[design/flow/design.v]
module fifo#(parameter DEPTH = 16,
             parameter WIDTH = 16)(
  	input logic clk,
  	input logic rst,
  	input logic push_i,
    input logic [WIDTH-1:0] push_data_i,
  	input logic pop_i,
    output logic [WIDTH-1:0] pop_data_i,
    output logic fifo_full,
    output logic fifo_empty);
  localparam addr_bits = $clog2(DEPTH);
  localparam PUSH_ONLY = 2'b10;
  localparam POP_ONLY = 2'b01;
  localparam PUSH_AND_POP = 2'b11;
  logic [DEPTH-1:0][WIDTH-1:0] mem_queue;
  logic [addr_bits:0] rd_ptr, wr_ptr, nxt_rd_ptr, nxt_wr_ptr;
  logic [addr_bits:0] max_index_ptr, min_index_ptr;
  assign max_index_ptr = {1'b1,{addr_bits{1'b0}}};
  assign min_index_ptr = {addr_bits+1{1'b0}};
  assign fifo_full = (rd_ptr[addr_bits] != wr_ptr[addr_bits] ) && (rd_ptr[addr_bits-1:0] == wr_ptr[addr_bits-1:0] );
  assign fifo_empty = (rd_ptr == wr_ptr);
  assign nxt_rd_ptr = rd_ptr + {{addr_bits{1'b0}},1'b1};
  assign nxt_wr_ptr = wr_ptr + {{addr_bits{1'b0}},1'b1};
  always@(posedge clk) begin
    if (rst) begin
      rd_ptr <= {addr_bits+1{1'b0}};
      wr_ptr <= {addr_bits+1{1'b0}};
    end
    else begin
      case({push_i,pop_i})
        PUSH_ONLY: begin
          mem_queue[wr_ptr[addr_bits-1:0]] <= push_data_i;          
		  wr_ptr <= nxt_wr_ptr;
        end
        POP_ONLY: begin 
          pop_data_i <= mem_queue[rd_ptr[addr_bits-1:0]];
          rd_ptr <= nxt_rd_ptr;
        end
        PUSH_AND_POP: begin
          mem_queue[wr_ptr[addr_bits-1:0]] <= push_data_i;
          pop_data_i <= mem_queue[rd_ptr[addr_bits-1:0]];
          wr_ptr <= nxt_wr_ptr;
          rd_ptr <= nxt_rd_ptr;
        end
      endcase
    end
  end
endmodule
[design/flow/run.sh]
#!/bin/bash
# the make line also repeats each setting of config.mk as NAME=value (left out here)
make -C /OpenROAD-flow-scripts/flow DESIGN_CONFIG=/design/flow/config.mk WORK_HOME=/design/flow/orfs CLKGATE_MAP_FILE= finish
[design/flow/config.mk]
export PLATFORM = sky130hd
export DESIGN_NAME = fifo
export DESIGN_NICKNAME = fifo
export VERILOG_FILES = /design/flow/design.v
export SDC_FILE = /design/flow/constraint.sdc
export NUM_CORES = 4
export LEC_CHECK = 0
export ABC_AREA = 1
export CAP_MARGIN = 25
export CELL_PAD_IN_SITES_DETAIL_PLACEMENT = 2
export CELL_PAD_IN_SITES_GLOBAL_PLACEMENT = 1
export CORE_MARGIN = 4
export CORE_UTILIZATION = 40
export CTS_CLUSTER_DIAMETER = 135
export CTS_CLUSTER_SIZE = 14
export HOLD_SLACK_MARGIN = 0.2
export MAX_ROUTING_LAYER = met4
export MIN_ROUTING_LAYER = met1
export SLEW_MARGIN = 15
export TNS_END_PERCENT = 30
[design/flow/constraint.sdc]
create_clock -name core_clock -period 5.0 [get_ports {clk}]
set_input_delay 1.0000 -clock core_clock [delete_from_list [all_inputs] [get_ports {clk}]]
set_output_delay 1.0000 -clock core_clock [all_outputs]
set_load 0.01 [all_outputs]
==> job_summary.md, run 1 <==
### Metrics collected by this job

| Metric | Value |
|---|---|
| Status | timing/DRC/antenna clean |
| H-tree levels | 1 |
| Initial antenna violation count | 0 |
| Arrival time worst endpoint | 3.96 ns |
| Die height | 203.6 um |
| P per Cell Area | 328.4 nW/um2 |
| Reg2reg end | mem_queue[152] |
| Chip area | 41,440 um2 |
| Sequential share of power | 50.3% |
| Setup crit start | wr_ptr[0] |
| Comb gate area | 6280 um2 |
| Share of flip-flops with an asynchronous set or reset | 0% |
| R2R cell count | 9 |
| F_max | 0.2731 GHz |
| Row cnt | 71 |
| Synth Register Bits | 282 |
| Ports | 38 |
| Drt drc | 0 |
| Slowest cell on crit path | ha_4 |
| Mapped Nets | 1,799 |
| CP max stage delay | 0.70 ns |
| Setup Viol. Count Final | 0 |
| Adder-cell area share of the yosys netlist | 0.3271% |
| Main synth FF type | edfxtp_1 |
| CORE AREA | 37,670 um2 |
| Seq share, synth | 54.70% |
| Setup TNS | 0 ns |
| GPL Wtd Cong | 0.8218 |
| Worst slew pin tran | 1.045 ns |
| Hold Crit Class | reg -> reg |
| FF+latch area | 8377 um2 |
| Top-count cell post-synth | nand2_1 |
| Unrepaired setup endpoints after global routing | false |
| CTS root buf | clkbuf_16 |
| Worst hold path startpoint | rd_ptr[4] |
| Worst vdd ir | 229.3 uV |
| R2R Path Start | wr_ptr[0] |
| DPL Wire Length | 37,190 um |
| DR iter-0 viols | 1,313 |
| Worst Hold Slack | 0.5345 ns |
| Post-CTS setup buffer count | 0 |
| Post-synth top cells | nand2_1, edfxtp_1, nor2_1 |
| Nets@finish | 1,751 |
| Log Warnings | 30 |
| CP Capture Type | register |
| Max Cap Violations | 0 |
| Basic Gates by Area | 32.02% |
| Rel. slew slack | 29.88% |
| Req. time, crit path | 5.30 ns |
| TritonCTS Buffers | 24 |
| # diodes | 0 |
| Fillers | 4,190 |
| Biggest area cells | edfxtp_1, nand2_1, nand4_1 |
| GR Overflow Total | 0 |
| Biggest consumer | registers |
| Layout area overhead | 10.11% |
| Final Hold Vio Count | 0 |
| Clk sink count | 282 |
| Final core utilization | 44.72% |
| Hold-fix buffers, CTS | 0 |
| Leakage dissipation | 0.006367 uW |
| Skew-Pair Late Insertion Delay | 0.55 ns |
| First drt pass iteration count | 5 |
| Port buffer count | 37 |
| FP Util | 40.62% |
| Die width | 203.6 um |
| Sequential Power | 2780 uW |
| First-pass GRT wire length | 95,550 um |
| Via count | 14,140 |
| Kind of critical path | reg -> reg |
| Sw Ratio | 30.97% |
| Synthesized cell area | 15,300 um2 |
| Cell taking the most area after synthesis | edfxtp_1 |
| Crit path to | mem_queue[152] |
| Worst-path clk slew | 0.08 ns |
| Reg2Reg Setup Slack | 1.34 ns |
| Worst path depth | 9 |
| YS chip area | 15,300 um2 |
| Fin crit period | 3.662 ns |
| Number of cells in Yosys stat | 1,775 |
| Combinational logic power | 916 uW |
| Mux share | 0% |
| Power in the clock group | 1830 uW |
| Compound-Gate Fraction of Synth Area | 8.007% |
| Number of global-route vias before repair | 14,520 |
| EDFF count, synth | 272 |
| CTS tree | built |
| Hold Path End | rd_ptr[4] |
| Hold Path Depth | 1 |
| Placed cell count | 2,210 |
| Post-synthesis xor/xnor area fraction | 0.4662% |
| Clock Path Buffers | 3 |
| Comb area leader | simple AND/OR/NAND/NOR gates |
| Pint | 3819 uW |
| Syn Area/Cell | 8.619 um2 |
| Post-CTS Resized | 0 |
| Layout Skew | 0.02268 ns |
| Slew Limit Fails | 0 |
| Clk pwr share | 33.2% |
| Vias per std cell | 6.292 |
| Crit path buf inv count | 4 |
| Ys Warns | 1 |
| Comb pwr share | 16.6% |
| Final wirelength | 63,260 um |
| Non-filler instance count after layout | 2,247 |
| Cell variety after synth | 31 |
| Critical Path Fanout Max | 39 |
| Syn Inst Count | 1,775 |
| Number of nets with antenna violations after routing | 0 |
| Psw | 1714 uW |
| Total track usage | 30.87% |
| Sequence of cells on the critical path | buf_4, inv_2, ha_4, inv_4, nor2_1, nand3_1, buf_4, nand2_1, nand2_1 |
| Period Utilization, post-route | 73.25% |
| Wire per inst | 28.15 um |
| CP startpoint kind | register |
| Largest net degree at the start of global routing | 78 |
| Worst path top cell family by delay | buffers and inverters |
| Synth top area share | 53.39% |
[per-layer routing]
layer	vias up	part of all wire, %	global-route usage [%]
met4	0	2.1	5.661
li1	6210	-	-
met1	7391	46	44.41
met5	-	0	-
met3	73	6.1	3.609
met2	465	46	48.12
[metrics by stage]
stage / power (uW) / worst slack, ns / instance area [um2]
global route: 5708 / 1.183 / 16840
detailed placement: 3728 / 1.440 / 16130
finish: 5532 / 1.338 / 16840
global placement: 3701 / 1.508 / 16130
floorplan: 3364 / -0.3296 / 15330
CTS: 5544 / 1.416 / 16810
[cell type report]
type,instances,area share [%]
flip-flops and latches,282,49.73
repair buffers,82,4.769
clock buffers,34,3.914
clock inverters,1,0.09656
multi-input cells,1320,37.28
well taps,511,3.796
inverters,17,0.4160
==> run 2: changes to the inputs <==
- CAP_MARGIN: 25 -> 20
- CELL_PAD_IN_SITES_DETAIL_PLACEMENT: 2 -> unset
- CELL_PAD_IN_SITES_GLOBAL_PLACEMENT: 1 -> unset
- CORE_ASPECT_RATIO: unset -> 0.69
- CORE_MARGIN: 4 -> 2
- CORE_UTILIZATION: 40 -> 72
- CTS_CLUSTER_DIAMETER: 135 -> 82
- CTS_CLUSTER_SIZE: 14 -> 10
- HOLD_SLACK_MARGIN: 0.2 -> unset
- MAX_ROUTING_LAYER: met4 -> unset
- MIN_ROUTING_LAYER: met1 -> unset
- SLEW_MARGIN: 15 -> 20
- TNS_END_PERCENT: 30 -> unset
- clock period: 5.0 -> 1.96 ns (I/O delays scaled with it)
==> run 2 against run 1 <==
  * The run now fails in 5_1_grt
  * Synthesized cell count did not move
  * Die size decreased by 46%
  * Area after synthesis did not move
==> job_summary.md, run 2 <==
## Implementation flow summary

| Metric | Value |
|---|---|
| GPL Wtd Cong | 0.8942 (was 0.8218) |
| Die width | 179.5 um (was 203.6 um) |
| Clock Path Buffers | 3 (unchanged) |
| Syn Area/Cell | 8.619 um2 (unchanged) |
| Cell variety after synth | 31 (unchanged) |
| Placed cell count | 2,065 (was 2,210) |
| Basic Gates by Area | 32.02% (unchanged) |
| Main synth FF type | edfxtp_1 (unchanged) |
| Biggest area cells | edfxtp_1, nand2_1, nand4_1 (unchanged) |
| First Err | [ERROR DPL-0038] Utilization greater than 100%, impossible to legalize |
| Adder-cell area share of the yosys netlist | 0.3271% (unchanged) |
| Place WS | -0.2058 ns (was 1.440 ns) |
| Cell taking the most area after synthesis | edfxtp_1 (unchanged) |
| Compound-Gate Fraction of Synth Area | 8.007% (unchanged) |
| Seq share, synth | 54.70% (unchanged) |
| TritonCTS Buffers | 34 (was 24) |
| Top-count cell post-synth | nand2_1 (unchanged) |
| CORE AREA | 20,920 um2 (was 37,670 um2) |
| DPL Wire Length | 31,630 um (was 37,190 um) |
| Number of cells in Yosys stat | 1,775 (unchanged) |
| Status | stopped before the end (was timing/DRC/antenna clean) |
| Port buffer count | 37 (unchanged) |
| Syn Inst Count | 1,775 (unchanged) |
| Post-synth top cells | nand2_1, edfxtp_1, nor2_1 (unchanged) |
| Synthesized cell area | 15,300 um2 (unchanged) |
| Synth Register Bits | 282 (unchanged) |
| FP Util | 73.13% (was 40.62%) |
| YS chip area | 15,300 um2 (unchanged) |
| Ports | 38 (unchanged) |
| Exit stage | 5_1_grt |
| CTS root buf | clkbuf_16 (unchanged) |
| Row cnt | 44 (was 71) |
| Clk sink count | 282 (unchanged) |
| EDFF count, synth | 272 (unchanged) |
| Synth top area share | 53.39% (unchanged) |
| Comb area leader | simple AND/OR/NAND/NOR gates (unchanged) |
| Post-synthesis xor/xnor area fraction | 0.4662% (unchanged) |
| H-tree levels | 2 (was 1) |
| Mux share | 0% (unchanged) |
| Ys Warns | 1 (unchanged) |
| Share of flip-flops with an asynchronous set or reset | 0% (unchanged) |
| Mapped Nets | 1,799 (unchanged) |
| Chip area | 22,450 um2 (was 41,440 um2) |
| Die height | 125.1 um (was 203.6 um) |
==> run 2: metrics by stage <==
stage          setup TNS [ns]  area (um2)
2_1_floorplan         -723.84       15800
3_3_place_gp           -12.69       17090
3_5_place_dp           -20.44       17090
4_1_cts                -8.175       19420
==> run 2: timing repair <==
item | 4_1_cts
buffers inserted | 31
gates cloned | 12
hold buffers | 0
endpoints found under the setup margin | 254
resized | 282
pin swaps | 42
==> run 3: changes to the inputs <==
- ABC_AREA: 1 -> unset
- CELL_PAD_IN_SITES_GLOBAL_PLACEMENT: unset -> 0
- CORE_ASPECT_RATIO: 0.69 -> 0.91
- CTS_CLUSTER_DIAMETER: 82 -> 380
- CTS_CLUSTER_SIZE: 10 -> unset
- GPL_ROUTABILITY_DRIVEN: unset -> 0
- GPL_TIMING_DRIVEN: unset -> 1
- HOLD_SLACK_MARGIN: unset -> -0.04
- MIN_ROUTING_LAYER: unset -> met1
- PLACE_DENSITY: unset -> 0.39
- SETUP_SLACK_MARGIN: unset -> -0.2
- clock period: 1.96 -> 1.9 ns (I/O delays scaled with it)
==> run 3 against run 2 <==
  * Now fails the layout checks on negative setup slack
  * Synthesized cell count down 55%
  * Die size down 8.0%
  * Area after synthesis down 8.1%
==> job_summary.md, run 3 <==
### Metrics collected by this job

| Metric | Value |
|---|---|
| Critical Path Fanout Max | 9 |
| Synth Register Bits | 282 (unchanged) |
| Syn Area/Cell | 17.61 um2 (was 8.619 um2) |
| Post-synth top cells | edfxtp_1, mux2_2, mux4_2 (was nand2_1, edfxtp_1, nor2_1) |
| Sequential Power | 7300 uW |
| Setup TNS | -75.55 ns |
| Crit path buf inv count | 4 |
| Ports | 38 (unchanged) |
| Fillers | 615 |
| Hold Path Depth | 2 |
| Sequence of cells on the critical path | inv_4, ha_4, buf_4, nor4_4, buf_6, nand3_4, buf_12, mux2_4 |
| Status | finished with violations (was stopped before the end) |
| Worst slew pin tran | 0.7576 ns |
| Share of flip-flops with an asynchronous set or reset | 0% (unchanged) |
| Final Hold Vio Count | 0 |
| Psw | 3544 uW |
| DR iter-0 viols | 1,169 |
| Die height | 137.3 um (was 125.1 um) |
| Wire per inst | 35.64 um |
| Arrival time worst endpoint | 2.59 ns |
| GR Overflow Total | 0 |
| Sequential share of power | 50.6% |
| CP max stage delay | 0.38 ns |
| SO Viols | negative setup slack |
| Largest net degree at the start of global routing | 39 |
| Final wirelength | 42,350 um |
| Rel. slew slack | 49.33% |
| Mapped Nets | 822 (was 1,799) |
| R2R Path Start | wr_ptr[1] |
| Hold Path End | rd_ptr[4] |
| Cell taking the most area after synthesis | edfxtp_1 (unchanged) |
| DPL Wire Length | 21,380 um (was 31,630 um) |
| TritonCTS Buffers | 28 (was 34) |
| Main synth FF type | edfxtp_1 (unchanged) |
| Skew-Pair Late Insertion Delay | 0.56 ns |
| Synth top area share | 58.11% (was 53.39%) |
| Initial antenna violation count | 1 |
| Slowest cell on crit path | dfxtp_4 |
| Combinational logic power | 1930 uW |
| Setup crit start | wr_ptr[1] |
| Post-synthesis xor/xnor area fraction | 0.9258% (was 0.4662%) |
| Top-count cell post-synth | edfxtp_1 (was nand2_1) |
| First-pass GRT wire length | 55,140 um |
| Number of cells in Yosys stat | 798 (was 1,775) |
| Log Warnings | 32 |
| Via count | 8,873 |
| Die width | 150.5 um (was 179.5 um) |
| Final core utilization | 90.54% |
| CP Capture Type | register |
| Syn Inst Count | 798 (was 1,775) |
| Sw Ratio | 24.55% |
| Worst hold path startpoint | rd_ptr[4] |
| Synthesized cell area | 14,050 um2 (was 15,300 um2) |
| Basic Gates by Area | 2.991% (was 32.02%) |
| CTS tree | built |
| Pint | 10,890 uW |
| Number of nets with antenna violations after routing | 0 |
| Seq share, synth | 59.54% (was 54.70%) |
| Worst vdd ir | 845.0 uV |
| Comb pwr share | 13.4% |
| Biggest consumer | registers |
| Clock Path Buffers | 3 (unchanged) |
| Slew Limit Fails | 0 |
| Period Utilization, post-route | 120.7% |
| Setup Viol. Count Final | 267 |
| Hold Crit Class | reg -> reg |
| CORE AREA | 19,040 um2 (was 20,920 um2) |
| F_max | 0.4361 GHz |
| First drt pass iteration count | 5 |
| Worst path top cell family by delay | buffers and inverters |
| Clk pwr share | 36.0% |
| R2R cell count | 8 |
| Reg2Reg Setup Slack | -0.39 ns |
| Worst Hold Slack | 0.5537 ns |
| FP Util | 73.82% (was 73.13%) |
| Leakage dissipation | 0.006111 uW |
| Max Cap Violations | 0 |
| Power in the clock group | 5200 uW |
| Kind of critical path | reg -> reg |
| Row cnt | 48 (was 44) |
| Worst path depth | 8 |
| P per Cell Area | 837.6 nW/um2 |
| Chip area | 20,660 um2 (was 22,450 um2) |
| Unrepaired setup endpoints after global routing | true |
| Compound-Gate Fraction of Synth Area | 2.190% (was 8.007%) |
| Layout Skew | 0.02083 ns |
| Req. time, crit path | 2.20 ns |
| Biggest area cells | edfxtp_1, mux2_2, mux4_2 (was edfxtp_1, nand2_1, nand4_1) |
| Clk sink count | 282 (unchanged) |
| Setup slack after layout | -0.3928 ns |
| Port buffer count | 37 (unchanged) |
| Comb area leader | multiplexers (was simple AND/OR/NAND/NOR gates) |
| Layout area overhead | 22.64% |
| Mux share | 31.18% (was 0%) |
| CTS root buf | clkbuf_16 (unchanged) |
| Number of global-route vias before repair | 8,816 |
| CP startpoint kind | register |
| Drt drc | 0 |
| Hold-fix buffers, CTS | 0 (unchanged) |
| Cell variety after synth | 40 (was 31) |
| Crit path to | mem_queue[56] |
| Ys Warns | 1 (unchanged) |
| EDFF count, synth | 272 (unchanged) |
| Total track usage | 36.92% |
| Worst-path clk slew | 0.07 ns |
| YS chip area | 14,050 um2 (was 15,300 um2) |
| Fin crit period | 2.293 ns |
| Adder-cell area share of the yosys netlist | 0.3561% (was 0.3271%) |
| Reg2reg end | mem_queue[56] |
| H-tree levels | 1 (was 2) |
| Nets@finish | 940 |
| Vias per std cell | 7.469 |
## run 3: what timing repair did
action | CTS | global route
pin swaps | 10 | 11
setup buffers | 12 | 19
setup endpoints to repair | 248 | 239
gates resized | 35 | 31
endpoints found under the hold margin | 0 | 0
cloned | 1 | 6
## run 3: area by class of cell
cell class	count	area [um2]	share of cell area (%)
antenna	2	5.005	0.02904
timing repair buffer	157	1902	11.03
sequential	282	8382	48.63
multi-input combinational	443	5791	33.59
clock inverter	13	58.81	0.3412
clock buffer	37	755.7	4.384
inverter	4	30.03	0.1742
tap	250	312.8	1.815
## run 3: routing by layer
metal / wire (um) / share of wire, % / up-vias / track usage [%]
li1: - / - / 3458 / -
met1: 14320 / 34 / 4392 / 49.15
met2: 20220 / 48 / 814 / 59.87
met3: 4847 / 11 / 209 / 6.457
met4: 2962 / 7.0 / 0 / 18.08
met5: 0 / 0 / - / 0
## run 3: metrics by stage
step	setup WS [ns]	power, uW	std cells	area (um2)
6_report	-0.3928	14440	1188	17240
5_1_grt	-0.4488	14670	1186	17230
3_3_place_gp	-0.2852	8977	1114	15850
3_5_place_dp	-0.3662	9066	1114	15850
2_1_floorplan	-2.866	8498	798	14480
4_1_cts	-0.3095	14100	1173	16880
==> run 4: changes to the inputs <==
- CAP_MARGIN: 20 -> 5
- CELL_PAD_IN_SITES_GLOBAL_PLACEMENT: 0 -> unset
- CORE_ASPECT_RATIO: 0.91 -> unset
- CTS_CLUSTER_DIAMETER: 380 -> 25
- CTS_CLUSTER_SIZE: unset -> 37
- GPL_ROUTABILITY_DRIVEN: 0 -> unset
- GPL_TIMING_DRIVEN: 1 -> unset
- HOLD_SLACK_MARGIN: -0.04 -> unset
- MIN_ROUTING_LAYER: met1 -> unset
- PLACE_DENSITY: 0.39 -> unset
- SETUP_SLACK_MARGIN: -0.2 -> 1.0
- clock period: 1.9 -> 4.01 ns (I/O delays scaled with it)
==> run 4 against run 3 <==
  * The run now finishes clean
  * Worst setup slack gained 1.4 ns
  * Area after synthesis is the same
  * Wire length shrank 19%
  * Final cell count shrank 0.67%
  * Count of clock-buffer cells in the layout up 54
  * Register-to-register slack better by 1.4 ns
  * Maximum frequency fell by 23%
  * Non-clock buffer count is 106 lower
  * Synthesized cell count unchanged
  * Utilization is 2.5 points lower
  * Critical endpoint is now mem_queue[37]
  * Highest routed layer unchanged
==> job_summary.md, run 4 <==
### Metrics collected by this job

| Metric | Value |
|---|---|
| Placed cell count | 1,043 (was 1,114) |
| Worst slew pin tran | 1.144 ns (was 0.7576 ns) |
| Setup slack after layout | 1.015 ns (was -0.3928 ns) |
| EDFF count, synth | 272 (unchanged) |
| Max Cap Violations | 0 (unchanged) |
| Synth top area share | 58.11% (unchanged) |
| CP max stage delay | 0.64 ns (was 0.38 ns) |
| Power in the clock group | 5750 uW (was 5200 uW) |
| Worst path depth | 6 (was 8) |
| Final wirelength | 34,150 um (was 42,350 um) |
| Basic Gates by Area | 2.991% (unchanged) |
| FP Util | 72.69% (was 73.82%) |
| Clock Path Buffers | 3 (unchanged) |
| Sequential share of power | 35.0% (was 50.6%) |
| Reg2Reg Setup Slack | 1.01 ns (was -0.39 ns) |
| GR Overflow Total | 0 (unchanged) |
| DPL Wire Length | 16,990 um (was 21,380 um) |
| Psw | 2143 uW (was 3544 uW) |
| Kind of critical path | reg -> reg (unchanged) |
| Final Hold Vio Count | 0 (unchanged) |
| Pint | 7752 uW (was 10,890 uW) |
| Syn Area/Cell | 17.61 um2 (unchanged) |
| Hold Path Depth | 2 (unchanged) |
| CP dominant cell by count | inv_1 |
| R2R cell count | 6 (was 8) |
| Adder-cell area share of the yosys netlist | 0.3561% (unchanged) |
| Crit path buf inv count | 2 (was 4) |
| Fin crit period | 2.995 ns (was 2.293 ns) |
| Vias per std cell | 6.847 (was 7.469) |
| Port buffer count | 37 (unchanged) |
| Via count | 8,079 (was 8,873) |
| Compound-Gate Fraction of Synth Area | 2.190% (unchanged) |
| Period Utilization, post-route | 74.70% (was 120.7%) |
| Post-synthesis xor/xnor area fraction | 0.9258% (unchanged) |
| Mux share | 31.18% (unchanged) |
| Clk pwr share | 58.1% (was 36.0%) |
| Top-count cell post-synth | edfxtp_1 (unchanged) |
| Largest net degree at the start of global routing | 106 (was 39) |
| Worst vdd ir | 487.3 uV (was 845.0 uV) |
| F_max | 0.3339 GHz (was 0.4361 GHz) |
| Number of nets with antenna violations after routing | 0 (unchanged) |
| Comb area leader | multiplexers (unchanged) |
| Chip area | 20,650 um2 (was 20,660 um2) |
| First drt pass iteration count | 5 (unchanged) |
| Slew Limit Fails | 0 (unchanged) |
| Combinational logic power | 682 uW (was 1930 uW) |
| Non-filler instance count after layout | 1,180 (was 1,188) |
| Setup crit start | wr_ptr[1] (unchanged) |
| CP Capture Type | register (unchanged) |
| Req. time, crit path | 4.29 ns (was 2.20 ns) |
| Row cnt | 51 (was 48) |
| CTS tree | built (unchanged) |
| Synth Register Bits | 282 (unchanged) |
| Synthesized cell area | 14,050 um2 (unchanged) |
| Die width | 143.7 um (was 150.5 um) |
| Drt drc | 0 (unchanged) |
| Seq share, synth | 59.54% (unchanged) |
| Share of flip-flops with an asynchronous set or reset | 0% (unchanged) |
| Mapped Nets | 822 (unchanged) |
| Clk sink count | 282 (unchanged) |
| GRT met2 Usage | 56.04% (was 59.87%) |
| Worst hold path startpoint | rd_ptr[4] (unchanged) |
| Met3 Use GR | 6.831% (was 6.457%) |
| Arrival time worst endpoint | 3.28 ns (was 2.59 ns) |
| Unrepaired setup endpoints after global routing | false (was true) |
| Hold-fix buffers, CTS | 0 (unchanged) |
| CTS root buf | clkbuf_16 (unchanged) |
| Rel. slew slack | 23.73% (was 49.33%) |
| Number of global-route vias before repair | 8,570 (was 8,816) |
| TritonCTS Buffers | 74 (was 28) |
| Number of cells in Yosys stat | 798 (unchanged) |
| Setup TNS | 0 ns (was -75.55 ns) |
| Worst-path clk slew | 0.04 ns (was 0.07 ns) |
| Slowest cell on crit path | and3_2 (was dfxtp_4) |
| GPL Wtd Cong | 0.7543 |
| Leakage dissipation | 0.005925 uW (was 0.006111 uW) |
| Ys Warns | 1 (unchanged) |
| GRT busiest layer | met2 (unchanged) |
| DR iter-0 viols | 885 (was 1,169) |
| R2R Path Start | wr_ptr[1] (unchanged) |
| Total track usage | 34.37% (was 36.92%) |
| Syn Inst Count | 798 (unchanged) |
| Ports | 38 (unchanged) |
| Log Warnings | 33 (was 32) |
| Layout Skew | 0.02732 ns (was 0.02083 ns) |
| Cell taking the most area after synthesis | edfxtp_1 (unchanged) |
| Worst path top cell family by delay | simple AND/OR/NAND/NOR gates (was buffers and inverters) |
| Sw Ratio | 21.66% (was 24.55%) |
| Reg2reg end | mem_queue[37] (was mem_queue[56]) |
| Critical Path Fanout Max | 16 (was 9) |
| First-pass GRT wire length | 51,410 um (was 55,140 um) |
| Status | timing/DRC/antenna clean (was finished with violations) |
| Main synth FF type | edfxtp_1 (unchanged) |
| CP startpoint kind | register (unchanged) |
| Comb pwr share | 6.9% (was 13.4%) |
| Cell variety after synth | 40 (unchanged) |
| YS chip area | 14,050 um2 (unchanged) |
| P per Cell Area | 581.1 nW/um2 (was 837.6 nW/um2) |
| Crit path to | mem_queue[37] (was mem_queue[56]) |
| Post-synth top cells | edfxtp_1, mux2_2, mux4_2 (unchanged) |
| Sequence of cells on the critical path | inv_1, ha_1, inv_1, a2111oi_4, and3_2, mux2_2 (was inv_4, ha_4, buf_4, nor4_4, buf_6, nand3_4, buf_12, mux2_4) |
| Met1 Use GR | 45.69% (was 49.15%) |
| Skew-Pair Late Insertion Delay | 0.56 ns (about the same) |
| Hold Path End | rd_ptr[4] (unchanged) |
| H-tree levels | 3 (was 1) |
| Sequential Power | 3460 uW (was 7300 uW) |
| Layout area overhead | 21.15% (was 22.64%) |
| Biggest area cells | edfxtp_1, mux2_2, mux4_2 (unchanged) |
| Nets@finish | 880 (was 940) |
| Initial antenna violation count | 1 (unchanged) |
| CORE AREA | 19,330 um2 (was 19,040 um2) |
| Wire per inst | 28.94 um (was 35.64 um) |
| Setup Viol. Count Final | 0 (was 267) |
| Die height | 143.7 um (was 137.3 um) |
| Hold Crit Class | reg -> reg (unchanged) |
| Biggest consumer | clock (was registers) |
| Place WS | 0.6805 ns (was -0.3662 ns) |
## run 4: metrics by stage
step                      utilization (%)  total power [uW]  area [um2]  hold WS [ns]
final                               88.07              9895       17030        0.5485
after global routing                88.07             10120       17030        0.5687
after CTS                           87.85              9899       16990        0.5524
after detailed placement            75.18              4157       14540        0.5276
after global placement              75.18              4122       14540        0.5110
after floorplan                         -              3977       14070        0.4981
## run 4: metal layers
metal | part of all wire [%] | up-vias
li1 | - | 3367
met1 | 38 | 4179
met2 | 51 | 463
met3 | 7.8 | 70
met4 | 2.8 | 0
met5 | 0 | -
## run 4: area by class of cell
type / count / area (um2)
Antenna cell: 1 / 2.502
Clock buffer: 91 / 1979
Clock inverter: 43 / 440.4
Fill cell: 747 / 2307
Inverter: 4 / 20.02
Multi-Input combinational cell: 443 / 5348
Sequential cell: 282 / 8381
Tap cell: 265 / 331.6
Timing Repair Buffer: 51 / 525.5
## run 4: repair_timing
action,CTS,global route
resized,10,8
endpoints found under the setup margin,176,107
buffers inserted,0,2
pin swaps,0,1
==> run 5: changes to the inputs <==
- CAP_MARGIN: 5 -> 25
- CELL_PAD_IN_SITES_DETAIL_PLACEMENT: unset -> 2
- CELL_PAD_IN_SITES_GLOBAL_PLACEMENT: unset -> 3
- CORE_UTILIZATION: 72 -> 40
- CTS_CLUSTER_DIAMETER: 25 -> unset
- CTS_CLUSTER_SIZE: 37 -> 14
- HOLD_SLACK_MARGIN: unset -> 0.2
- MAX_ROUTING_LAYER: unset -> met4
- MIN_ROUTING_LAYER: unset -> met1
- SETUP_SLACK_MARGIN: 1.0 -> unset
- SLEW_MARGIN: 20 -> 25
- TNS_END_PERCENT: unset -> 30
- clock period: 4.01 -> 5.0 ns (I/O delays scaled with it)
==> run 5 against run 4 <==
  * Die size rose by 77%
  * First-iteration DRC count fell by 48%
  * Count of clock-buffer cells in the layout fell by 50
  * Sequential power fell by about 20%
  * Hold slack got worse by 0.0096 ns
  * Sequential cell count did not move
  * Critical path depth fell by 2
  * Worst setup slack improved by 0.56 ns
  * Register-to-register slack improved by 0.60 ns
==> job_summary.md, run 5 <==
### Metrics collected by this job

| Metric | Value |
|---|---|
| Status | timing/DRC/antenna clean (unchanged) |
| CORE AREA | 34,540 um2 (was 19,330 um2) |
| Final core utilization | 45.83% (was 88.07%) |
| Number of global-route vias before repair | 8,323 (was 8,570) |
| Ys Warns | 1 (unchanged) |
| Psw | 1283 uW (was 2143 uW) |
| CP Capture Type | output pin (was register) |
| P per Cell Area | 357.3 nW/um2 (was 581.1 nW/um2) |
| Basic Gates by Area | 2.991% (unchanged) |
| H-tree levels | 2 (was 3) |
| Top-count cell post-synth | edfxtp_1 (unchanged) |
| Max Cap Violations | 0 (unchanged) |
| CP startpoint kind | register (unchanged) |
| Log Warnings | 30 (was 33) |
| Setup Viol. Count Final | 0 (unchanged) |
| Sequential Power | 2780 uW (was 3460 uW) |
| Fillers | 3,166 (was 747) |
| Reg2Reg Setup Slack | 1.61 ns (was 1.01 ns) |
| Synth top area share | 58.11% (unchanged) |
| Number of cells in Yosys stat | 798 (unchanged) |
| Chip area | 36,650 um2 (was 20,650 um2) |
| Main synth FF type | edfxtp_1 (unchanged) |
| Clk pwr share | 41.5% (was 58.1%) |
| Worst path top cell family by delay | flip-flops (was simple AND/OR/NAND/NOR gates) |
| Setup crit start | rd_ptr[1] (was wr_ptr[1]) |
| Hold-fix buffers, CTS | 0 (unchanged) |
| Post-CTS Resized | 0 (was 10) |
| Unrepaired setup endpoints after global routing | false (unchanged) |
| Biggest area cells | edfxtp_1, mux2_2, mux4_2 (unchanged) |
| Hold Path Depth | 2 (unchanged) |
| Share of flip-flops with an asynchronous set or reset | 0% (unchanged) |
| TritonCTS Buffers | 35 (was 74) |
| Total track usage | 21.49% (was 34.37%) |
| Adder-cell area share of the yosys netlist | 0.3561% (unchanged) |
| Layout Skew | 0.01465 ns (was 0.02732 ns) |
| Critical Path Fanout Max | 38 (was 16) |
| Skew-Pair Late Insertion Delay | 0.51 ns (was 0.56 ns) |
| Arrival time worst endpoint | 2.42 ns (was 3.28 ns) |
| Vias per std cell | 5.735 (was 6.847) |
| Syn Inst Count | 798 (unchanged) |
| Hold Path End | wr_ptr[4] (was rd_ptr[4]) |
| Ports | 38 (unchanged) |
| Post-synth top cells | edfxtp_1, mux2_2, mux4_2 (unchanged) |
| Seq share, synth | 59.54% (unchanged) |
| Synth Register Bits | 282 (unchanged) |
| Leakage dissipation | 0.005195 uW (was 0.005925 uW) |
| Mux share | 31.18% (unchanged) |
| Sequence of cells on the critical path | xnor2_1, nand4_1, nor2b_1, clkdlybuf4s50_1 (was inv_1, ha_1, inv_1, a2111oi_4, and3_2, mux2_2) |
| Post-CTS setup buffer count | 0 (unchanged) |
| Hold Crit Class | reg -> reg (unchanged) |
| Cell taking the most area after synthesis | edfxtp_1 (unchanged) |
| Combinational logic power | 528 uW (was 682 uW) |
| Reg2reg end | mem_queue[42] (was mem_queue[37]) |
| Syn Area/Cell | 17.61 um2 (unchanged) |
| GR Overflow Total | 0 (unchanged) |
| Worst hold path startpoint | wr_ptr[4] (was rd_ptr[4]) |
| DR iter-0 viols | 456 (was 885) |
| Layout area overhead | 12.65% (was 21.15%) |
| Comb pwr share | 9.3% (was 6.9%) |
| GPL Wtd Cong | 0.7093 (was 0.7543) |
| R2R cell count | 6 (unchanged) |
| Largest net degree at the start of global routing | 94 (was 106) |
| Sw Ratio | 22.68% (was 21.66%) |
| Worst slew pin tran | 0.9926 ns (was 1.144 ns) |
| Port buffer count | 37 (unchanged) |
| Clk sink count | 282 (unchanged) |
| Final wirelength | 36,610 um (was 34,150 um) |
| Wire per inst | 28.34 um (was 28.94 um) |
| Period Utilization, post-route | 68.44% (was 74.70%) |
| Worst Hold Slack | 0.5388 ns (was 0.5485 ns) |
| Crit path to | fifo_full (was mem_queue[37]) |
| First-pass GRT wire length | 55,610 um (was 51,410 um) |
| Number of nets with antenna violations after routing | 0 (unchanged) |
| CTS root buf | clkbuf_16 (unchanged) |
| Row cnt | 68 (was 51) |
| Comb area leader | multiplexers (unchanged) |
| Mapped Nets | 822 (unchanged) |
| Setup TNS | 0 ns (unchanged) |
| DPL Wire Length | 21,690 um (was 16,990 um) |
| F_max | 0.2922 GHz |
| Fin crit period | 3.422 ns |
| First drt pass iteration count | 5 (unchanged) |
| Kind of critical path | reg -> out (was reg -> reg) |
| Worst path depth | 4 (was 6) |
| Initial antenna violation count | 1 (unchanged) |
| Slew Limit Fails | 0 (unchanged) |
| EDFF count, synth | 272 (unchanged) |
| CTS tree | built (unchanged) |
| Nets@finish | 840 (was 880) |
| CP max stage delay | 0.81 ns (was 0.64 ns) |
| FP Util | 40.69% (was 72.69%) |
| Power in the clock group | 2350 uW (was 5750 uW) |
| Via count | 7,409 (was 8,079) |
| Rel. slew slack | 33.83% (was 23.73%) |
| Worst vdd ir | 255.2 uV (was 487.3 uV) |
| Final Hold Vio Count | 0 (unchanged) |
| Slowest cell on crit path | dfxtp_4 (was and3_2) |
| Clock Path Buffers | 3 (unchanged) |
| Sequential share of power | 49.2% (was 35.0%) |
| Req. time, crit path | 4.00 ns (was 4.29 ns) |
| Compound-Gate Fraction of Synth Area | 2.190% (unchanged) |
| Cell variety after synth | 40 (unchanged) |
| Pint | 4373 uW (was 7752 uW) |
| Biggest consumer | registers (was clock) |
| Worst-path clk slew | 0.05 ns (was 0.04 ns) |
| Synthesized cell area | 14,050 um2 (unchanged) |
| # diodes | 0 (was 1) |
| Die height | 191.5 um (was 143.7 um) |
| Drt drc | 0 (unchanged) |
| Die width | 191.5 um (was 143.7 um) |
| Post-synthesis xor/xnor area fraction | 0.9258% (unchanged) |
| R2R Path Start | wr_ptr[0] (was wr_ptr[1]) |
| YS chip area | 14,050 um2 (unchanged) |
| Crit path buf inv count | 1 (was 2) |
## run 5: final cells by class
cell class / instances / area [um2] / area share [%]
Sequential cell: 282 / 8376 / 52.90
Multi-Input combinational cell: 443 / 5318 / 33.59
Tap cell: 455 / 569.3 / 3.596
Timing Repair Buffer: 50 / 505.5 / 3.193
Clock inverter: 17 / 126.4 / 0.7982
Inverter: 4 / 20.02 / 0.1264
Clock buffer: 41 / 918.4 / 5.801
## run 5: routing by layer
layer | share of wire (%) | global-route usage, % | wire length [um]
met2 | 52 | 36.75 | 18930
met1 | 42 | 26.97 | 15500
met3 | 3.9 | 3.121 | 1412
met4 | 2.1 | 5.148 | 774
met5 | 0 | - | 0
## run 5: metrics by stage
stage	std cells	total power (uW)	area (um2)	worst slack, ns
floorplan	798	3189	14070	-0.3862
global placement	1234	3333	14780	1.694
detailed placement	1234	3363	14790	1.556
CTS	1292	5752	15830	1.484
global route	1292	5875	15830	1.398
finish	1292	5656	15830	1.578
==> run 6: changes to the inputs <==
- ABC_AREA: unset -> 1
- CAP_MARGIN: 25 -> 0
- CELL_PAD_IN_SITES_DETAIL_PLACEMENT: 2 -> unset
- CELL_PAD_IN_SITES_GLOBAL_PLACEMENT: 3 -> 0
- CORE_UTILIZATION: 40 -> 72
- CTS_CLUSTER_DIAMETER: unset -> 231
- CTS_CLUSTER_SIZE: 14 -> unset
- GPL_ROUTABILITY_DRIVEN: unset -> 0
- GPL_TIMING_DRIVEN: unset -> 1
- HOLD_SLACK_MARGIN: 0.2 -> 0.16
- MAX_ROUTING_LAYER: met4 -> unset
- PLACE_DENSITY: unset -> 0.38
- SLEW_MARGIN: 25 -> 5
- TNS_END_PERCENT: 30 -> unset
- clock period: 5.0 -> 2.92 ns (I/O delays scaled with it)
==> run 6 against run 5 <==
  * Area after synthesis grew 8.8%
  * Critical path type unchanged
  * Global-route usage grew 21 points
  * Via count grew 94%
  * Total power grew 78%
  * Sequential cell count is the same
  * Final cell count grew 59%
  * Still clean
  * Sequential power grew about 70%
  * Largest power group unchanged
==> job_summary.md, run 6 <==
### Metrics collected by this job

| Metric | Value |
|---|---|
| Status | timing/DRC/antenna clean (unchanged) |
| Worst path depth | 4 (unchanged) |
| Worst path top cell family by delay | buffers and inverters (was flip-flops) |
| First drt pass iteration count | 7 (was 5) |
| Mux share | 0% (was 31.18%) |
| Number of cells in Yosys stat | 1,775 (was 798) |
| Rel. slew slack | 29.28% (was 33.83%) |
| CP Capture Type | output pin (unchanged) |
| Wire per inst | 23.61 um (was 28.34 um) |
| H-tree levels | 1 (was 2) |
| Comb area leader | simple AND/OR/NAND/NOR gates (was multiplexers) |
| Mapped Nets | 1,799 (was 822) |
| Period Utilization, post-route | 91.05% (was 68.44%) |
| FP Util | 73.01% (was 40.69%) |
| Post-CTS setup buffer count | 0 (unchanged) |
| Hold Crit Class | reg -> reg (unchanged) |
| Adder-cell area share of the yosys netlist | 0.3271% (was 0.3561%) |
| Main synth FF type | edfxtp_1 (unchanged) |
| Setup TNS | 0 ns (unchanged) |
| Row cnt | 53 (was 68) |
| Place WS | 0.3888 ns (was 1.556 ns) |
| Crit path buf inv count | 1 (unchanged) |
| Hold-fix buffers, CTS | 0 (unchanged) |
| Power in the clock group | 3800 uW (was 2350 uW) |
| TritonCTS Buffers | 29 (was 35) |
| CP startpoint kind | register (unchanged) |
| CTS root buf | clkbuf_16 (unchanged) |
| Skew-Pair Late Insertion Delay | 0.58 ns (was 0.51 ns) |
| Worst slew pin tran | 1.057 ns (was 0.9926 ns) |
| GR Overflow Total | 0 (unchanged) |
| Leakage dissipation | 0.006623 uW (was 0.005195 uW) |
| DR iter-0 viols | 2,338 (was 456) |
| Fin crit period | 2.659 ns |
| Slew Limit Fails | 0 (unchanged) |
| DPL Wire Length | 28,080 um (was 21,690 um) |
| Design area | 17,030 um2 (was 15,830 um2) |
| Vias per std cell | 7.010 (was 5.735) |
| Biggest consumer | registers (unchanged) |
| Die width | 149.8 um (was 191.5 um) |
| Hold Path Depth | 1 (was 2) |
| Setup slack after layout | 0.2614 ns (was 1.578 ns) |
| Crit path to | fifo_full (unchanged) |
| Clock Path Buffers | 3 (unchanged) |
| CORE AREA | 20,960 um2 (was 34,540 um2) |
| R2R cell count | 8 (was 6) |
| Ys Warns | 1 (unchanged) |
| Via count | 14,390 (was 7,409) |
| # diodes | 0 (unchanged) |
| Log Warnings | 34 (was 30) |
| Sw Ratio | 28.46% (was 22.68%) |
| First-pass GRT wire length | 74,050 um (was 55,610 um) |
| Clk pwr share | 37.7% (was 41.5%) |
| R2R Path Start | wr_ptr[0] (unchanged) |
| Worst-path clk slew | 0.07 ns (was 0.05 ns) |
| Sequential share of power | 47.0% (was 49.2%) |
| Critical Path Fanout Max | 9 (was 38) |
| Sequence of cells on the critical path | xnor2_1, nand4_1, nor2_1, clkdlybuf4s50_1 (was xnor2_1, nand4_1, nor2b_1, clkdlybuf4s50_1) |
| F_max | 0.3761 GHz |
| Slowest cell on crit path | clkdlybuf4s50_1 (was dfxtp_4) |
| Total track usage | 42.90% (was 21.49%) |
| Clk sink count | 282 (unchanged) |
| Number of global-route vias before repair | 13,240 (was 8,323) |
| Cell taking the most area after synthesis | edfxtp_1 (unchanged) |
| Chip area | 22,430 um2 (was 36,650 um2) |
| Max Cap Violations | 0 (unchanged) |
| Placed Instance Area | 16,080 um2 (was 14,790 um2) |
| Comb pwr share | 15.3% (was 9.3%) |
| Kind of critical path | reg -> out (unchanged) |
| Post-synthesis xor/xnor area fraction | 0.4662% (was 0.9258%) |
| Synthesized cell area | 15,300 um2 (was 14,050 um2) |
| Layout area overhead | 11.34% (was 12.65%) |
| Combinational logic power | 1540 uW (was 528 uW) |
| Biggest area cells | edfxtp_1, nand2_1, nand4_1 (was edfxtp_1, mux2_2, mux4_2) |
| Pint | 7196 uW (was 4373 uW) |
| Share of flip-flops with an asynchronous set or reset | 0% (unchanged) |
| Initial antenna violation count | 1 (unchanged) |
| EDFF count, synth | 272 (unchanged) |
| Top-count cell post-synth | nand2_1 (was edfxtp_1) |
| Nets@finish | 1,778 (was 840) |
| P per Cell Area | 590.6 nW/um2 (was 357.3 nW/um2) |
| Seq share, synth | 54.70% (was 59.54%) |
| Drt drc | 0 (unchanged) |
| Post-synth top cells | nand2_1, edfxtp_1, nor2_1 (was edfxtp_1, mux2_2, mux4_2) |
| CTS tree | built (unchanged) |
| Setup Viol. Count Final | 0 (unchanged) |
| Final core utilization | 81.28% (was 45.83%) |
| Number of nets with antenna violations after routing | 0 (unchanged) |
| Die height | 149.8 um (was 191.5 um) |
| Syn Area/Cell | 8.619 um2 (was 17.61 um2) |
| Worst vdd ir | 606.9 uV (was 255.2 uV) |
| Final Hold Vio Count | 0 (unchanged) |
| Reg2reg end | mem_queue[18] (was mem_queue[42]) |
| Largest net degree at the start of global routing | 133 (was 94) |
| Port buffer count | 37 (unchanged) |
| YS chip area | 15,300 um2 (was 14,050 um2) |
| Cell variety after synth | 31 (was 40) |
| Post-CTS Resized | 0 (unchanged) |
| Final wirelength | 48,450 um (was 36,610 um) |
| Ports | 38 (unchanged) |
| Unrepaired setup endpoints after global routing | false (unchanged) |
| Setup crit start | wr_ptr[0] (was rd_ptr[1]) |
| Synth top area share | 53.39% (was 58.11%) |
| Synth Register Bits | 282 (unchanged) |
| Basic Gates by Area | 32.02% (was 2.991%) |
| CP max stage delay | 0.54 ns (was 0.81 ns) |
| Req. time, crit path | 2.34 ns (was 4.00 ns) |
| Compound-Gate Fraction of Synth Area | 8.007% (was 2.190%) |
| Layout Skew | 0.01683 ns (was 0.01465 ns) |
| Hold Path End | rd_ptr[4] (was wr_ptr[4]) |
| Syn Inst Count | 1,775 (was 798) |
| Reg2Reg Setup Slack | 0.29 ns (was 1.61 ns) |
| Worst hold path startpoint | rd_ptr[4] (was wr_ptr[4]) |
| Arrival time worst endpoint | 2.07 ns (was 2.42 ns) |
| Sequential Power | 4720 uW (was 2780 uW) |
| Psw | 2863 uW (was 1283 uW) |
## run 6: metal layers
layer / wire, um / vias to the layer above / track usage, %
met5: 12 / - / 0
met4: 2042 / 2 / 16.08
met3: 8405 / 193 / 13.11
met2: 21090 / 1380 / 63.19
met1: 16890 / 6545 / 60.62
li1: - / 6265 / -
## run 6: final cells by class
type / count / area (um2)
clock buffer: 43 / 808.3
inverter: 17 / 68.82
multi-input combinational: 1320 / 6280
timing repair buffer: 104 / 1011
tap: 275 / 344.1
fill: 1354 / 3923
clock inverter: 11 / 143.9
sequential: 282 / 8377
## run 6: metrics by stage
stage	hold slack [ns]	cells	total power (uW)
after floorplan	0.4832	1775	5761
after global placement	0.4924	1998	6238
after detailed placement	0.5272	1998	6260
after CTS	0.5433	2052	9940
after global routing	0.5617	2052	10250
final	0.5393	2052	10060
==> run 7: changes to the inputs <==
- ABC_AREA: 1 -> unset
- CAP_MARGIN: 0 -> 20
- CTS_CLUSTER_DIAMETER: 231 -> unset
- CTS_CLUSTER_SIZE: unset -> 33
- HOLD_SLACK_MARGIN: 0.16 -> 0.29
- PLACE_DENSITY: 0.38 -> 0.39
- SETUP_SLACK_MARGIN: unset -> -0.05
- SLEW_MARGIN: 5 -> 20
- clock period: 2.92 -> 2.26 ns (I/O delays scaled with it)
==> run 7 against run 6 <==
  * The layout now fails its checks (negative setup slack)
  * Utilization increased by 2.2 points
  * Design area shrank 5.2%
  * Die size fell by 7.9%
  * Count of clock-buffer cells in the layout is 9 lower
  * Area after synthesis down 8.1%
  * Worst setup slack got worse by 0.30 ns
  * First-iteration DRC count decreased by 71%
  * Via count decreased by 46%
  * Largest power group unchanged
==> job_summary.md, run 7 <==
### Metrics collected by this job

| Metric | Value |
|---|---|
| Status | finished with violations (was timing/DRC/antenna clean) |
| SO Viols | negative setup slack |
| Sequential Power | 6100 uW (was 4720 uW) |
| Sequential share of power | 49.8% (was 47.0%) |
| Port buffer count | 37 (unchanged) |
| Post-synth top cells | edfxtp_1, mux2_2, mux4_2 (was nand2_1, edfxtp_1, nor2_1) |
| Basic Gates by Area | 2.991% (was 32.02%) |
| Cell variety after synth | 40 (was 31) |
| F_max | 0.4352 GHz |
| Seq share, synth | 59.54% (was 54.70%) |
| EDFF count, synth | 272 (unchanged) |
| Sequence of cells on the critical path | inv_6, ha_4, nor3b_2, nor4_4, buf_4, nand2_4, mux2_2 (was xnor2_1, nand4_1, nor2_1, clkdlybuf4s50_1) |
| Synthesized cell area | 14,050 um2 (was 15,300 um2) |
| Worst hold path startpoint | rd_ptr[4] (unchanged) |
| Top-count cell post-synth | edfxtp_1 (was nand2_1) |
| Psw | 2671 uW (was 2863 uW) |
| Final wirelength | 31,670 um (was 48,450 um) |
| Drt drc | 0 (unchanged) |
| First drt pass iteration count | 4 (was 7) |
| Period Utilization, post-route | 101.7% (was 91.05%) |
| Unrepaired setup endpoints after global routing | true (was false) |
| H-tree levels | 1 (unchanged) |
| Comb area leader | multiplexers (was simple AND/OR/NAND/NOR gates) |
| Die height | 143.7 um (was 149.8 um) |
| Setup crit start | wr_ptr[0] (unchanged) |
| Ports | 38 (unchanged) |
| GR Overflow Total | 0 (unchanged) |
| Share of flip-flops with an asynchronous set or reset | 0% (unchanged) |
| Max Cap Violations | 0 (unchanged) |
| Fillers | 937 (was 1,354) |
| DPL Wire Length | 19,760 um (was 28,080 um) |
| Comb pwr share | 10.8% (was 15.3%) |
| GRT met2 Usage | 50.43% (was 63.19%) |
| R2R Path Start | wr_ptr[0] (unchanged) |
| Crit path to | mem_queue[253] (was fifo_full) |
| Layout Skew | 0.01459 ns (was 0.01683 ns) |
| YS chip area | 14,050 um2 (was 15,300 um2) |
| Worst vdd ir | 664.0 uV (was 606.9 uV) |
| Ys Warns | 1 (unchanged) |
| Final Hold Vio Count | 0 (unchanged) |
| FP Util | 72.69% (was 73.01%) |
| Largest net degree at the start of global routing | 53 (was 133) |
| P per Cell Area | 757.7 nW/um2 (was 590.6 nW/um2) |
| Mux share | 31.18% (was 0%) |
| Total track usage | 30.97% (was 42.90%) |
| Power in the clock group | 4810 uW (was 3800 uW) |
| Pint | 9566 uW (was 7196 uW) |
| Vias per std cell | 6.803 (was 7.010) |
| Crit path buf inv count | 2 (was 1) |
| FF+latch area | 8378 um2 (was 8377 um2) |
| Reg2Reg Setup Slack | -0.04 ns (was 0.29 ns) |
| Leakage dissipation | 0.005470 uW (was 0.006623 uW) |
| First-pass GRT wire length | 47,270 um (was 74,050 um) |
| CORE AREA | 19,330 um2 (was 20,960 um2) |
| Setup TNS | -0.6079 ns (was 0 ns) |
| CTS root buf | clkbuf_16 (unchanged) |
| Synth top area share | 58.11% (was 53.39%) |
| Kind of critical path | reg -> reg (was reg -> out) |
| Number of nets with antenna violations after routing | 0 (unchanged) |
| CP Capture Type | register (was output pin) |
| Syn Inst Count | 798 (was 1,775) |
| Clk sink count | 282 (unchanged) |
| Clk pwr share | 39.3% (was 37.7%) |
| Critical Path Fanout Max | 16 (was 9) |
| CTS tree | built (unchanged) |
| R2R cell count | 7 (was 8) |
| Fin crit period | 2.298 ns |
| Rel. slew slack | 28.02% (was 29.28%) |
| Chip area | 20,650 um2 (was 22,430 um2) |
| Clock Path Buffers | 3 (unchanged) |
| Hold-fix buffers, CTS | 0 (unchanged) |
| Req. time, crit path | 2.55 ns (was 2.34 ns) |
| Hold Crit Class | reg -> reg (unchanged) |
| Slowest cell on crit path | nor3b_2 (was clkdlybuf4s50_1) |
| Met3 Use GR | 4.998% (was 13.11%) |
| Reg2reg end | mem_queue[253] (was mem_queue[18]) |
| Comb gate area | 5374 um2 (was 6280 um2) |
| Met1 Use GR | 44.13% (was 60.62%) |
| Slew Limit Fails | 0 (unchanged) |
| Number of global-route vias before repair | 8,044 (was 13,240) |
| Biggest area cells | edfxtp_1, mux2_2, mux4_2 (was edfxtp_1, nand2_1, nand4_1) |
| CP startpoint kind | register (unchanged) |
| Hold Path Depth | 2 (was 1) |
| Synth Register Bits | 282 (unchanged) |
| Row cnt | 51 (was 53) |
| Number of cells in Yosys stat | 798 (was 1,775) |
| Syn Area/Cell | 17.61 um2 (was 8.619 um2) |
| Die width | 143.7 um (was 149.8 um) |
| Hold Path End | rd_ptr[4] (unchanged) |
| Power, Total | 12,240 uW (was 10,060 uW) |
| GRT busiest layer | met2 (unchanged) |
| Arrival time worst endpoint | 2.59 ns (was 2.07 ns) |
| Wire per inst | 27.76 um (was 23.61 um) |
| Sw Ratio | 21.83% (was 28.46%) |
| Combinational logic power | 1320 uW (was 1540 uW) |
| Worst-path clk slew | 0.07 ns (about the same) |
| Main synth FF type | edfxtp_1 (unchanged) |
| Worst path depth | 7 (was 4) |
| CP max stage delay | 0.44 ns (was 0.54 ns) |
| Layout area overhead | 14.91% (was 11.34%) |
| Via count | 7,762 (was 14,390) |
| Mapped Nets | 822 (was 1,799) |
| Post-synthesis xor/xnor area fraction | 0.9258% (was 0.4662%) |
| Skew-Pair Late Insertion Delay | 0.54 ns (was 0.58 ns) |
| # diodes | 0 (unchanged) |
| TritonCTS Buffers | 28 (was 29) |
| DR iter-0 viols | 683 (was 2,338) |
| Worst slew pin tran | 1.077 ns (was 1.057 ns) |
| Compound-Gate Fraction of Synth Area | 2.190% (was 8.007%) |
| Setup slack after layout | -0.03805 ns (was 0.2614 ns) |
| Log Warnings | 31 (was 34) |
| Biggest consumer | registers (unchanged) |
| Initial antenna violation count | 0 (was 1) |
| Setup Viol. Count Final | 29 (was 0) |
| Cell taking the most area after synthesis | edfxtp_1 (unchanged) |
| Adder-cell area share of the yosys netlist | 0.3561% (was 0.3271%) |
| Worst path top cell family by delay | simple AND/OR/NAND/NOR gates (was buffers and inverters) |
| Nets@finish | 881 (was 1,778) |
[run 7: per-layer routing]
metal | vias to the layer above | wire length, um
met5 | - | 0
met4 | 0 | 779
met3 | 44 | 2097
met2 | 330 | 15680
met1 | 4066 | 13120
li1 | 3322 | -
[run 7: cell type report]
class	count	share of cell area, %
clock buffers	34	4.610
clock inverters	15	1.247
inverters	4	0.1394
multi-input cells	443	33.27
flip-flops and latches	282	51.87
well taps	265	2.053
repair buffers	98	6.802
[run 7: stage by stage]
step / std cells / area [um2] / utilization (%) / hold slack [ns] / setup WS [ns]
global placement: 1090 / 15150 / 78.37 / 0.5110 / 0.05389
detailed placement: 1090 / 15150 / 78.37 / 0.5353 / -0.01297
CTS: 1140 / 16100 / 83.29 / 0.5532 / -0.00005773
floorplan: 798 / 14160 / - / 0.4981 / -2.578
global route: 1141 / 16150 / 83.53 / 0.5686 / -0.06175
finish: 1141 / 16150 / 83.53 / 0.5517 / -0.03805
[run 7: what timing repair did]
action | in CTS | in global routing
endpoints found under the setup margin | 2 | 27
buffers inserted | 1 | 0
gates cloned | 0 | 1
pin swaps | 0 | 2
resized | 3 | 6
==> run 8: changes to the inputs <==
- CORE_UTILIZATION: 72 -> 66
- CTS_CLUSTER_SIZE: 33 -> unset
- HOLD_SLACK_MARGIN: 0.29 -> 0.16
- PLACE_DENSITY: 0.39 -> unset
- PLACE_DENSITY_LB_ADDON: unset -> 0.21
- SETUP_SLACK_MARGIN: -0.05 -> unset
- clock period: 2.26 -> 3.42 ns (I/O delays scaled with it)
==> run 8 against run 7 <==
  * Now clean on timing, DRC and antenna
  * Count of clock-buffer cells in the layout shrank 1
  * Sequential share of layout area rose by 1.6 points
  * Sequential cell count unchanged
  * Combinational power shrank 42%
  * Worst setup slack better by 0.37 ns
  * Sequential power down 34%
  * Area after synthesis unchanged
  * Via count fell by 3.3%
  * Critical endpoint is now mem_queue[69]
  * Highest routed layer unchanged
==> job_summary.md, run 8 <==
### Metrics collected by this job

| Metric | Value |
|---|---|
| Status | timing/DRC/antenna clean (was finished with violations) |
| Final core utilization | 74.71% (was 83.53%) |
| Clk pwr share | 41.2% (was 39.3%) |
| Adder-cell area share of the yosys netlist | 0.3561% (unchanged) |
| YS chip area | 14,050 um2 (unchanged) |
| CP Capture Type | register (unchanged) |
| Slowest cell on crit path | dfxtp_1 (was nor3b_2) |
| First-pass GRT wire length | 44,570 um (was 47,270 um) |
| Worst hold path startpoint | wr_ptr[4] (was rd_ptr[4]) |
| Comb pwr share | 9.4% (was 10.8%) |
| Log Warnings | 28 (was 31) |
| Post-synth top cells | edfxtp_1, mux2_2, mux4_2 (unchanged) |
| P per Cell Area | 523.3 nW/um2 (was 757.7 nW/um2) |
| Sequential Power | 4050 uW (was 6100 uW) |
| Hold Path End | wr_ptr[4] (was rd_ptr[4]) |
| Unrepaired setup endpoints after global routing | false (was true) |
| Fillers | 1,231 (was 937) |
| Post-synthesis xor/xnor area fraction | 0.9258% (unchanged) |
| Worst path top cell family by delay | simple AND/OR/NAND/NOR gates (unchanged) |
| Hold Path Depth | 2 (unchanged) |
| Slew Limit Fails | 0 (unchanged) |
| Cell variety after synth | 40 (unchanged) |
| CP startpoint kind | register (unchanged) |
| Worst-path clk slew | 0.06 ns (was 0.07 ns) |
| Number of global-route vias before repair | 7,750 (was 8,044) |
| Layout Skew | 0.02141 ns (was 0.01459 ns) |
| Final Hold Vio Count | 0 (unchanged) |
| Chip area | 22,480 um2 (was 20,650 um2) |
| Setup Viol. Count Final | 0 (was 29) |
| Reg2Reg Setup Slack | 0.33 ns (was -0.04 ns) |
| DR iter-0 viols | 623 (was 683) |
| Final wirelength | 29,050 um (was 31,670 um) |
| Sequence of cells on the critical path | inv_6, ha_1, nand2b_4, a2111oi_4, nand3_2, mux2_2 (was inv_6, ha_4, nor3b_2, nor4_4, buf_4, nand2_4, mux2_2) |
| Clk sink count | 282 (unchanged) |
| Basic Gates by Area | 2.991% (unchanged) |
| Place WS | 0.3723 ns (was -0.01297 ns) |
| Combinational logic power | 768 uW (was 1320 uW) |
| Row cnt | 53 (was 51) |
| # diodes | 0 (unchanged) |
| Compound-Gate Fraction of Synth Area | 2.190% (unchanged) |
| Setup crit start | wr_ptr[0] (unchanged) |
| Cell taking the most area after synthesis | edfxtp_1 (unchanged) |
| GR Overflow Total | 0 (unchanged) |
| Post-CTS Resized | 0 (was 3) |
| Nets@finish | 841 (was 881) |
| Design area | 15,660 um2 (was 16,150 um2) |
| FP Util | 67.07% (was 72.69%) |
| F_max | 0.3234 GHz (was 0.4352 GHz) |
| Vias per std cell | 6.722 (was 6.803) |
| Biggest consumer | registers (unchanged) |
| Setup slack after layout | 0.3281 ns (was -0.03805 ns) |
| FF+latch area | 8373 um2 (was 8378 um2) |
| Drt drc | 0 (unchanged) |
| Period Utilization, post-route | 90.41% (was 101.7%) |
| Pint | 6403 uW (was 9566 uW) |
| Max Cap Violations | 0 (unchanged) |
| Largest net degree at the start of global routing | 70 (was 53) |
| EDFF count, synth | 272 (unchanged) |
| Comb gate area | 5300 um2 (was 5374 um2) |
| Leakage dissipation | 0.005227 uW (was 0.005470 uW) |
| CTS tree | built (unchanged) |
| First drt pass iteration count | 4 (unchanged) |
| Die width | 149.9 um (was 143.7 um) |
| Share of flip-flops with an asynchronous set or reset | 0% (unchanged) |
| Hold Crit Class | reg -> reg (unchanged) |
| TritonCTS Buffers | 30 (was 28) |
| Main synth FF type | edfxtp_1 (unchanged) |
| Clock Path Buffers | 3 (unchanged) |
| Sw Ratio | 21.85% (was 21.83%) |
| Mux share | 31.18% (unchanged) |
| Top-count cell post-synth | edfxtp_1 (unchanged) |
| Seq share, synth | 59.54% (unchanged) |
| Die height | 149.9 um (was 143.7 um) |
| Fin crit period | 3.092 ns (was 2.298 ns) |
| Synthesized cell area | 14,050 um2 (unchanged) |
| Req. time, crit path | 3.72 ns (was 2.55 ns) |
| Wire per inst | 26.03 um (was 27.76 um) |
| Reg2reg end | mem_queue[69] (was mem_queue[253]) |
| Psw | 1791 uW (was 2671 uW) |
| Ys Warns | 1 (unchanged) |
| DPL Wire Length | 17,090 um (was 19,760 um) |
| Placed cell count | 1,060 (was 1,090) |
| Placed Instance Area | 14,630 um2 (was 15,150 um2) |
| Biggest area cells | edfxtp_1, mux2_2, mux4_2 (unchanged) |
| Mapped Nets | 822 (unchanged) |
| Initial antenna violation count | 0 (unchanged) |
| Port buffer count | 37 (unchanged) |
| Layout area overhead | 11.40% (was 14.91%) |
| Skew-Pair Late Insertion Delay | 0.57 ns (was 0.54 ns) |
| Power in the clock group | 3380 uW (was 4810 uW) |
| R2R cell count | 6 (was 7) |
| Ports | 38 (unchanged) |
| Comb area leader | multiplexers (unchanged) |
| Worst slew pin tran | 0.9678 ns (was 1.077 ns) |
| Crit path buf inv count | 1 (was 2) |
| Sequential share of power | 49.4% (was 49.8%) |
| Syn Inst Count | 798 (unchanged) |
| Rel. slew slack | 35.48% (was 28.02%) |
| Worst path depth | 6 (was 7) |
| Post-CTS setup buffer count | 0 (was 1) |
| Kind of critical path | reg -> reg (unchanged) |
| Crit path to | mem_queue[69] (was mem_queue[253]) |
| Worst vdd ir | 398.0 uV (was 664.0 uV) |
| Number of nets with antenna violations after routing | 0 (unchanged) |
| CORE AREA | 20,960 um2 (was 19,330 um2) |
| Synth Register Bits | 282 (unchanged) |
| Arrival time worst endpoint | 3.39 ns (was 2.59 ns) |
| Critical Path Fanout Max | 16 (unchanged) |
| Synth top area share | 58.11% (unchanged) |
| CTS root buf | clkbuf_16 (unchanged) |
| H-tree levels | 1 (unchanged) |
| Total track usage | 26.57% (was 30.97%) |
| Worst Hold Slack | 0.5509 ns (was 0.5517 ns) |
| Syn Area/Cell | 17.61 um2 (unchanged) |
| Non-filler instance count after layout | 1,116 (was 1,141) |
| Number of cells in Yosys stat | 798 (unchanged) |
| R2R Path Start | wr_ptr[0] (unchanged) |
| Hold-fix buffers, CTS | 0 (unchanged) |
| Via count | 7,502 (was 7,762) |
| CP max stage delay | 0.68 ns (was 0.44 ns) |
==> run 8: layer usage <==
layer	part of all wire (%)	wire (um)	GRT usage, %	up-vias
met3	5.7	1655	3.933	53
met1	42	12140	36.71	3936
li1	-	-	-	3249
met4	2.7	783	8.349	0
met2	50	14470	44.25	264
met5	0	0	0	-
==> run 8: final cells by class <==
cell class                      instances  share of cell area [%]
Inverter                                4                  0.1279
Multi-Input combinational cell        443                   33.85
Clock buffer                           33                   4.867
Tap cell                              275                   2.198
Sequential cell                       282                   53.48
Clock inverter                         23                   1.718
Timing Repair Buffer                   56                   3.756
==> run 8: metrics by stage <==
step / setup TNS, ns / total power, uW
6_report: 0 / 8193
5_1_grt: 0 / 8416
4_1_cts: 0 / 8238
3_5_place_dp: 0 / 4885
3_3_place_gp: 0 / 4844
2_1_floorplan: -422.46 / 4663
==> run 9: changes to the inputs <==
- ABC_AREA: unset -> 1
- CELL_PAD_IN_SITES_GLOBAL_PLACEMENT: 0 -> unset
- CORE_UTILIZATION: 66 -> 72
- CTS_CLUSTER_DIAMETER: unset -> 294
- CTS_CLUSTER_SIZE: unset -> 94
- GPL_ROUTABILITY_DRIVEN: 0 -> unset
- GPL_TIMING_DRIVEN: 1 -> unset
- HOLD_SLACK_MARGIN: 0.16 -> unset
- MIN_ROUTING_LAYER: met1 -> unset
- PLACE_DENSITY_LB_ADDON: 0.21 -> unset
- clock period: 3.42 -> 1.9 ns (I/O delays scaled with it)
==> run 9 against run 8 <==
  * The run now fails in 5_1_grt
  * Area after synthesis is 8.8% higher
  * Die size down 0.22%
  * Synthesized cell count up 120%
==> job_summary.md, run 9 <==
## Implementation flow summary

| Metric | Value |
|---|---|
| Clock Path Buffers | 3 (unchanged) |
| H-tree levels | 1 (unchanged) |
| Syn Inst Count | 1,775 (was 798) |
| EDFF count, synth | 272 (unchanged) |
| Clk sink count | 282 (unchanged) |
| Status | stopped before the end (was timing/DRC/antenna clean) |
| Die width | 149.8 um (was 149.9 um) |
| Place WS | -0.1979 ns (was 0.3723 ns) |
| First Err | [ERROR DPL-0038] Utilization greater than 100%, impossible to legalize |
| Hold-fix buffers, CTS | 0 (unchanged) |
| TritonCTS Buffers | 6 (was 30) |
| Die height | 149.8 um (was 149.9 um) |
| Ys Warns | 1 (unchanged) |
| Mapped Nets | 1,799 (was 822) |
| Cell taking the most area after synthesis | edfxtp_1 (unchanged) |
| YS chip area | 15,300 um2 (was 14,050 um2) |
| Top-count cell post-synth | nand2_1 (was edfxtp_1) |
| Mux share | 0% (was 31.18%) |
| Share of flip-flops with an asynchronous set or reset | 0% (unchanged) |
| Comb area leader | simple AND/OR/NAND/NOR gates (was multiplexers) |
| FP Util | 73.01% (was 67.07%) |
| Row cnt | 53 (unchanged) |
| Chip area | 22,430 um2 (was 22,480 um2) |
| Adder-cell area share of the yosys netlist | 0.3271% (was 0.3561%) |
| GPL Wtd Cong | 0.8863 |
| CORE AREA | 20,960 um2 (unchanged) |
| Synthesized cell area | 15,300 um2 (was 14,050 um2) |
| Syn Area/Cell | 8.619 um2 (was 17.61 um2) |
| DPL Wire Length | 31,550 um (was 17,090 um) |
| Cell variety after synth | 31 (was 40) |
| Main synth FF type | edfxtp_1 (unchanged) |
| Number of cells in Yosys stat | 1,775 (was 798) |
| Biggest area cells | edfxtp_1, nand2_1, nand4_1 (was edfxtp_1, mux2_2, mux4_2) |
| Exit stage | 5_1_grt |
| CTS root buf | clkbuf_16 (unchanged) |
| Post-synth top cells | nand2_1, edfxtp_1, nor2_1 (was edfxtp_1, mux2_2, mux4_2) |
| Basic Gates by Area | 32.02% (was 2.991%) |
| Port buffer count | 37 (unchanged) |
| Placed cell count | 2,072 (was 1,060) |
| Post-synthesis xor/xnor area fraction | 0.4662% (was 0.9258%) |
| Synth Register Bits | 282 (unchanged) |
| Compound-Gate Fraction of Synth Area | 8.007% (was 2.190%) |
| Ports | 38 (unchanged) |
| Seq share, synth | 54.70% (was 59.54%) |
| Synth top area share | 53.39% (was 58.11%) |
## run 9: metrics by stage
stage	instance area (um2)	TNS [ns]	hold WS, ns
after CTS	19150	-38.82	0.4563
after detailed placement	17220	-10.14	0.5025
after global placement	17220	-4.269	0.4927
after floorplan	15920	-758.34	0.4783
## run 9: repair_timing
| item | in CTS |
|---|---|
| cloned | 15 |
| pin swaps | 41 |
| gates resized | 297 |
| buffers inserted | 50 |
| endpoints found under the setup margin | 267 |
Power figures rest on the tool's default switching activity, not on a simulated workload.
